// mult32x32
module mult32x32 (
    input logic clk,             
    input logic reset,           
    input logic start,           
    input logic [31:0] a,        
    input logic [31:0] b,        
    output logic busy,           
    output logic [63:0] product  
);
logic [1:0] a_sel;
logic b_sel;
logic [2:0] shift_sel;
logic upd_prod;
logic clr_prod;
mult32x32_fsm fsm(
	.clk(clk),
	.reset(reset),
	.start(start),
	.busy(busy),
	.a_sel(a_sel),
	.b_sel(b_sel),
	.shift_sel(shift_sel),
	.upd_prod(upd_prod),
	.clr_prod(clr_prod)
);
mult32x32_arith arith(
	.clk(clk),
	.reset(reset),
	.a(a),
	.b(b),
	.a_sel(a_sel),
	.b_sel(b_sel),
	.shift_sel(shift_sel),
	.upd_prod(upd_prod),
	.clr_prod(clr_prod),
	.product(product)
);
endmodule
make LEC_CHECK=0 ABC_AREA=1 CAP_MARGIN=20 CORE_MARGIN=2 CORE_UTILIZATION=64 CTS_CLUSTER_DIAMETER=348 CTS_CLUSTER_SIZE=98 PLACE_DENSITY=0.39 SLEW_MARGIN=20 TNS_END_PERCENT=10 finish   # period 6.1 ns
run.sh (not shown) runs the stock make flow with config.mk's settings and CLKGATE_MAP_FILE=.
The starting point ended with an error in clock tree synthesis.
Rerun with:
Settings changed: ABC_AREA 1 to default, CORE_UTILIZATION 64 to 40, CTS_CLUSTER_DIAMETER 348 to default, CTS_CLUSTER_SIZE 98 to default, PLACE_DENSITY 0.39 to default, TNS_END_PERCENT 10 to default.
Clock period 6.1 ns to 12.0 ns, I/O delays scaled along.
The new run completed with no timing, DRC or antenna violations.
Die size is higher by 42%.
Synthesized cell count is lower by 26%.
Area after synthesis is lower by about 10%.
Rerun with:
Settings changed: CORE_MARGIN 2 to 10, HOLD_SLACK_MARGIN from default to 0.08.
The changed run completed without violations.
Sequential share of layout area is about the same.
Clock skew barely changes.
Area after synthesis is unchanged.
Rerun with:
Settings changed: ABC_AREA from default to 1, CAP_MARGIN 20 to 40, CELL_PAD_IN_SITES_GLOBAL_PLACEMENT from default to 1, CORE_ASPECT_RATIO from default to 1.01, CORE_MARGIN 10 to 2, CORE_UTILIZATION 40 to 19, GPL_ROUTABILITY_DRIVEN from default to 0, MIN_ROUTING_LAYER from default to met2, PLACE_DENSITY_LB_ADDON from default to 0.19.
Outcome:
- The new run finished with DRC left
- cell count grows by about 50%
- cell area rises by about 14%
- non-clock buffer count shrinks by 9

========
== delta ==
The RTL this note starts from:
==> flow/design.v <==
module mult32x32_fsm (
    input logic clk,               
    input logic reset,             
    input logic start,             
    output logic busy,             
    output logic [1:0] a_sel,      
    output logic b_sel,            
    output logic [2:0] shift_sel,  
    output logic upd_prod,         
    output logic clr_prod          
);
	typedef enum { idle, handle1, handle2, handle3, handle4, handle5, handle6, handle7, handle8} sm_type;
	sm_type current_state;
	sm_type next_state;
	always_ff @(posedge clk, posedge reset) begin
		if (reset== 1'b1) begin
			current_state <=idle;
		end
		else begin
			current_state <= next_state;
		end
	end
	always_comb begin
		next_state= current_state;
		busy=1'b1;
		upd_prod= 1'b1;
		clr_prod= 1'b0;
		a_sel= 2'b0;
		b_sel= 1'b0;
		shift_sel= 3'b0;
		case(current_state)
			idle: begin
				if(start== 1'b0) begin
					next_state=idle;
					busy=1'b0;
					upd_prod=1'b0;
				end
				else begin
					next_state=handle1;
					busy=1'b0;
					upd_prod=1'b0;
					clr_prod=1'b1;
				end
			end
			handle1: begin
				next_state= handle2;
				a_sel=2'b0;
				b_sel=1'b0;
				shift_sel=3'b0;
			end
			handle2: begin
				next_state= handle3;
				a_sel=2'b01;
				b_sel=1'b0;
				shift_sel=3'b001;
			end
			handle3: begin
				next_state= handle4;
				a_sel=2'b10;
				b_sel=1'b0;
				shift_sel=3'b010;
			end
			handle4: begin
				next_state= handle5;
				a_sel=2'b11;
				b_sel=1'b0;
				shift_sel=3'b011;
			end
			handle5: begin
				next_state= handle6;
				a_sel=2'b0;
				b_sel=1'b1;
				shift_sel=3'b010;
			end
			handle6: begin
				next_state= handle7;
				a_sel=2'b01;
				b_sel=1'b1;
				shift_sel=3'b011;
			end
			handle7: begin
				next_state= handle8;
				a_sel=2'b10;
				b_sel=1'b1;
				shift_sel=3'b100;
			end
			handle8: begin
				next_state= idle;
				a_sel=2'b11;
				b_sel=1'b1;
				shift_sel=3'b101;
			end
		endcase
	end
endmodule
module mult32x32_arith (
    input logic clk,              
    input logic reset,            
    input logic [31:0] a,         
    input logic [31:0] b,         
    input logic [1:0] a_sel,      
    input logic b_sel,            
    input logic [2:0] shift_sel,  
    input logic upd_prod,         
    input logic clr_prod,         
    output logic [63:0] product   
);
logic [15:0] out16;
logic [7:0] out8;
always_comb begin
	case(a_sel)
		2'b00: out8 = a[7:0];
		2'b01: out8 = a[15:8];
		2'b10: out8 = a[23:16];
		2'b11: out8 = a[31:24];
	endcase
end
always_comb begin
	case(b_sel)
		1'b0: out16 = b[15:0];
		1'b1: out16 = b[31:16];
	endcase
end
logic [23:0] mult;
always_comb begin
	mult = out16 * out8;
end
logic [63:0] shifted;
always_comb begin
	shifted = 64'b0;
	case(shift_sel)
		3'b000: shifted = mult;
		3'b001: shifted = mult << 8; 
		3'b010: shifted = mult << 16;
		3'b011: shifted = mult << 24;
		3'b100: shifted = mult << 32;
		3'b101: shifted = mult << 40;
	endcase
end
always_ff @(posedge clk, posedge reset) begin
	if(reset == 1'b1) begin 
		product <= 64'b0;
	end
	else begin
		if(clr_prod == 1'b1) begin
			product <= 64'b0;
		end
		else if (upd_prod == 1'b1) begin
			product <= product + shifted;
		end
	end
end
endmodule
module mult32x32 (
    input logic clk,             
    input logic reset,           
    input logic start,           
    input logic [31:0] a,        
    input logic [31:0] b,        
    output logic busy,           
    output logic [63:0] product  
);
logic [1:0] a_sel;
logic b_sel;
logic [2:0] shift_sel;
logic upd_prod;
logic clr_prod;
mult32x32_fsm fsm(
	.clk(clk),
	.reset(reset),
	.start(start),
	.busy(busy),
	.a_sel(a_sel),
	.b_sel(b_sel),
	.shift_sel(shift_sel),
	.upd_prod(upd_prod),
	.clr_prod(clr_prod)
);
mult32x32_arith arith(
	.clk(clk),
	.reset(reset),
	.a(a),
	.b(b),
	.a_sel(a_sel),
	.b_sel(b_sel),
	.shift_sel(shift_sel),
	.upd_prod(upd_prod),
	.clr_prod(clr_prod),
	.product(product)
);
endmodule
Settings: LEC_CHECK=0, ABC_AREA=1, CAP_MARGIN=20, CORE_MARGIN=2, CORE_UTILIZATION=72, CTS_CLUSTER_DIAMETER=400, CTS_CLUSTER_SIZE=92, PLACE_DENSITY=0.38, SETUP_SLACK_MARGIN=1.4, SLEW_MARGIN=20; clock period 4.7 ns.
delta never completed, since it errored out during detailed placement (3_5_place_dp).
diff inputs: delta => nickel
# delta
export LEC_CHECK = 0
export ABC_AREA = 1
export CAP_MARGIN = 20
export CORE_MARGIN = 2
export CORE_UTILIZATION = 72
export CTS_CLUSTER_DIAMETER = 400
export CTS_CLUSTER_SIZE = 92
export PLACE_DENSITY = 0.38
export SETUP_SLACK_MARGIN = 1.4
export SLEW_MARGIN = 20
create_clock -name core_clock -period 4.7 [get_ports {clk}]
# nickel
export LEC_CHECK = 0
export CAP_MARGIN = 20
export CORE_MARGIN = 2
export CORE_UTILIZATION = 36
export SLEW_MARGIN = 20
create_clock -name core_clock -period 11.0 [get_ports {clk}]
### Flow results
Every stage of the flow completed for nickel, and the final layout passed the timing, DRC and antenna checks. Relative to delta, register area share after synthesis has increased by 1.6 points in nickel. Re fraction of synthesized cell area in xor and xnor cells: nickel and delta aren't equal, and the lower value belongs to delta. Summary of the comparison: yosys cell count is lower in nickel, relative to delta. Going from delta to nickel, area after synthesis went down 0.0013 mm², last weighted congestion value of the routability-driven placer went down. Area share of and/or/nand/nor cells after synthesis for nickel: 12 points down relative to delta. nickel vs delta: chip area from the yosys synthesis statistics down by more than 10%. Summary of nickel over delta: effective utilization at floorplan went down by 37 points; gate count of the mapped netlist went down by 26%. Comparing nickel and delta, share of synthesized area spent on multiplexers is higher on nickel. nickel vs delta: die area up.
--- input diff nickel..sierra ---
# nickel
export LEC_CHECK = 0
export CAP_MARGIN = 20
export CORE_MARGIN = 2
export CORE_UTILIZATION = 36
export SLEW_MARGIN = 20
create_clock -name core_clock -period 11.0 [get_ports {clk}]
# sierra
export LEC_CHECK = 0
export CAP_MARGIN = 20
export CORE_MARGIN = 2
export CORE_UTILIZATION = 62
export SLEW_MARGIN = 20
create_clock -name core_clock -period 11.5 [get_ports {clk}]
==> results <==
sierra: full flow OK, the timing, DRC and antenna checks passed
Taking nickel over sierra, the number of placement rows ratio works out to 1.3.
[compare] base=nickel new=sierra: number of filler cells placed in the layout shrank by 1757, half-perimeter wire length after detailed placement shrank by about 10%, period utilization shrank by 0.46 points.
--- input diff sierra..yarrow ---
# sierra
export LEC_CHECK = 0
export CAP_MARGIN = 20
export CORE_MARGIN = 2
export CORE_UTILIZATION = 62
export SLEW_MARGIN = 20
create_clock -name core_clock -period 11.5 [get_ports {clk}]
# yarrow
export LEC_CHECK = 0
export CAP_MARGIN = 20
export CORE_MARGIN = 2
export CORE_UTILIZATION = 72
export CTS_CLUSTER_DIAMETER = 348
export CTS_CLUSTER_SIZE = 98
export PLACE_DENSITY = 0.39
export SLEW_MARGIN = 20
export TNS_END_PERCENT = 10
create_clock -name core_clock -period 11.5 [get_ports {clk}]
Notes after the runs:
yarrow vs sierra: share of the cycle needed by the critical path after routing up. End point of the critical path: arith.product[61] -> yarrow, arith.product[63] -> sierra. Compared with sierra, in yarrow tapcell count moved down, global-route wire length before repair +770 µm, number of nets in the layout barely changed. Total track usage in yarrow is 7.4 points higher than in sierra. Higher via count goes to yarrow over sierra. Average wire length per cell after detail routing (higher): yarrow. As of yarrow, routed wire length had risen by a few percent compared to sierra.
### yarrow -> indigo
# yarrow
export LEC_CHECK = 0
export CAP_MARGIN = 20
export CORE_MARGIN = 2
export CORE_UTILIZATION = 72
export CTS_CLUSTER_DIAMETER = 348
export CTS_CLUSTER_SIZE = 98
export PLACE_DENSITY = 0.39
export SLEW_MARGIN = 20
export TNS_END_PERCENT = 10
create_clock -name core_clock -period 11.5 [get_ports {clk}]
# indigo
export LEC_CHECK = 0
export CAP_MARGIN = 20
export CORE_MARGIN = 2
export CORE_UTILIZATION = 58
export SLEW_MARGIN = 20
export TNS_END_PERCENT = 5
create_clock -name core_clock -period 8.7 [get_ports {clk}]
--- outcome ---
Re post-synth area from yosys stat: no difference whatsoever between yarrow and indigo. indigo is listed as incomplete: the tool reported an error in global routing (5_1_grt) and the run ended there. Row count grows by more than 10% when moving from yarrow to indigo. Taking yarrow as the reference, in indigo standard cell area after detailed placement went up by 21%; number of clock sinks has remained practically unchanged; worst slack at placement went down. Die area | indigo > yarrow.
Inputs modified between indigo and lagoon:
# indigo
export LEC_CHECK = 0
export CAP_MARGIN = 20
export CORE_MARGIN = 2
export CORE_UTILIZATION = 58
export SLEW_MARGIN = 20
export TNS_END_PERCENT = 5
create_clock -name core_clock -period 8.7 [get_ports {clk}]
# lagoon
export LEC_CHECK = 0
export CAP_MARGIN = 20
export CORE_MARGIN = 2
export CORE_UTILIZATION = 58
export SLEW_MARGIN = 20
export TNS_END_PERCENT = 5
create_clock -name core_clock -period 8.01 [get_ports {clk}]
### Flow results
Although it ran to completion, lagoon produced a layout that fails the final checks because of setup timing. Fraction of synthesis flops using an asynchronous set or reset pin came out exactly the same in indigo and lagoon. Measured against each other, indigo and lagoon differ in cell count after placement, the higher figure coming from lagoon. Changes observed in lagoon relative to indigo: vertical die dimension has remained practically unchanged, die size has remained practically unchanged, number of sinks driven by the clock tree has remained practically unchanged, standard cell area after detailed placement has increased. lagoon vs indigo — count of buffers added by post-CTS timing repair for setup dropped by a little under 10%.
